==> try-onyx: inputs <==
Design cpu, start of the top module:
module cpu 
	(output wire [7:0] address,
	 output wire [7:0] to_memory,
	 output wire write,
	 input wire [7:0] from_memory, 
     input wire clk, reset);
make LEC_CHECK=0 CAP_MARGIN=20 CELL_PAD_IN_SITES_GLOBAL_PLACEMENT=2 CORE_ASPECT_RATIO=1.03 CORE_MARGIN=5 CORE_UTILIZATION=19 CTS_CLUSTER_DIAMETER=169 CTS_CLUSTER_SIZE=53 GPL_ROUTABILITY_DRIVEN=1 GPL_TIMING_DRIVEN=0 MIN_ROUTING_LAYER=met2 PLACE_DENSITY_LB_ADDON=0.25 SLEW_MARGIN=5 TNS_END_PERCENT=50 finish   # period 6.73 ns
run.sh (not shown) runs the stock make flow with config.mk's settings and CLKGATE_MAP_FILE=.
==> try-zinc: changes against try-onyx <==
==> flow/config.mk (replaced) <==
export PLATFORM = sky130hd
export DESIGN_NAME = cpu
export DESIGN_NICKNAME = cpu
export VERILOG_FILES = /design/flow/design.v
export SDC_FILE = /design/flow/constraint.sdc
export NUM_CORES = 4
export LEC_CHECK = 0
export CAP_MARGIN = 20
export CORE_MARGIN = 2
export CORE_UTILIZATION = 66
export SLEW_MARGIN = 20
==> flow/constraint.sdc (replaced) <==
create_clock -name core_clock -period 4.4 [get_ports {clk}]
set_input_delay 0.8800 -clock core_clock [delete_from_list [all_inputs] [get_ports {clk}]]
set_output_delay 0.8800 -clock core_clock [all_outputs]
set_load 0.01 [all_outputs]
==> qor summary <==
Final setup skew: try-onyx 0.0156 ns; try-zinc 0.0187 ns
Most used routing layer in global routing: try-onyx met3; try-zinc met2
Final cycle utilization of the critical path: try-onyx 78.7%; try-zinc 95.7%
Worst reg2reg endpoint: try-onyx dt_pht0.B[4]; try-zinc dt_pht0.CCR_Result[2]
HPWL reported at the end of detailed placement: try-onyx 23,800 um; try-zinc 16,000 um
Non-filler instance count after layout: try-onyx 1,270; try-zinc 920
Total number of nets in the final design: try-onyx 903; try-zinc 859
Switch share: try-onyx 60.3%; try-zinc 57.2%
Clock network fraction of total power: try-onyx 6.5%; try-zinc 5.5%
Sequential portion of the cell area: try-onyx 17.8%; try-zinc 19.5%
Status: try-onyx complete, no violations; try-zinc complete, no violations
Die Footprint: try-onyx 36,300 um^2; try-zinc 10,200 um^2
Cells on worst reg2reg path: try-onyx 11; try-zinc 8
WL met3: try-onyx 13,400 um; try-zinc 2540 um
Filler instances: try-onyx 3,681; try-zinc 728
Core Rows: try-onyx 67; try-zinc 35
Required @ worst endpoint: try-onyx 5.38 ns; try-zinc 3.52 ns
Total global-route track usage: try-onyx 25.1%; try-zinc 42.3%
Sequential cell fraction of total power: try-onyx 14.2%; try-zinc 18.1%
Power Combinational: try-onyx 3.57 mW; try-zinc 4.64 mW
Cell internal power dissipation: try-onyx 1.79 mW; try-zinc 2.60 mW
Total power draw: try-onyx 4.50 mW; try-zinc 6.08 mW
Pwr/cell area: try-onyx 630 nW/um^2; try-zinc 929 nW/um^2
Transition time of the tightest slew-check pin: try-onyx 1.06 ns; try-zinc 0.909 ns
Starting DRC count in detailed routing: try-onyx 1,740; try-zinc 859
Amount of wire on met2 after detailed routing: try-onyx 15,200 um; try-zinc 9740 um

==> 06-05 <==
Starting RTL as in the previous note.
Settings: LEC_CHECK=0, CAP_MARGIN=20, CELL_PAD_IN_SITES_DETAIL_PLACEMENT=0, CORE_ASPECT_RATIO=0.5, CORE_MARGIN=2, CORE_UTILIZATION=68, CTS_CLUSTER_DIAMETER=339, CTS_CLUSTER_SIZE=93, GPL_TIMING_DRIVEN=0, MIN_ROUTING_LAYER=met1, PLACE_DENSITY=0.86, SLEW_MARGIN=20, TNS_END_PERCENT=15; clock period 8.14 ns.
==> 07-13: changes against 06-05 <==
CELL_PAD_IN_SITES_DETAIL_PLACEMENT = unset   (was 0)
CORE_ASPECT_RATIO = unset   (was 0.5)
CORE_UTILIZATION = 72   (was 68)
CTS_CLUSTER_DIAMETER = unset   (was 339)
CTS_CLUSTER_SIZE = unset   (was 93)
GPL_TIMING_DRIVEN = unset   (was 0)
MIN_ROUTING_LAYER = unset   (was met1)
PLACE_DENSITY = 0.65   (was 0.86)
TNS_END_PERCENT = unset   (was 15)
==> flow/constraint.sdc (replaced) <==
create_clock -name core_clock -period 3.38 [get_ports {clk}]
set_input_delay 0.6760 -clock core_clock [delete_from_list [all_inputs] [get_ports {clk}]]
set_output_delay 0.6760 -clock core_clock [all_outputs]
set_load 0.01 [all_outputs]
==> job_summary.md <==
### Metrics collected by this job

| Metric | Value |
|---|---|
| Met2 Resource Use GR | 0.642 |
| Die Ht | 71.4 um |
| Worst-path clk slew | 0.07 ns |
| Critical Path RT | 6.51 ns |
| Nonclk buf count | 83 |
| Status | timing/DRC/antenna clean |
| Met1 GRT Util | 0.620 |
| Max Clock Skew | 0.00583 ns |
| Max VDD drop | 304 uV |
| # fillers | 700 |
Source of the figures above: 06-05

==> job_summary.md <==
### Metrics collected by this job

| Metric | Value |
|---|---|
| Status | failed layout checks |
| Violated Checks | setup timing |
| # fillers | 534 |
| Final setup margin | -0.111 ns |
| Final setup fails | 1 |
| Max Clock Skew | 0.0220 ns |
Source of the figures above: 07-13

Power figures rest on the tool's default switching activity, not on a simulated workload.
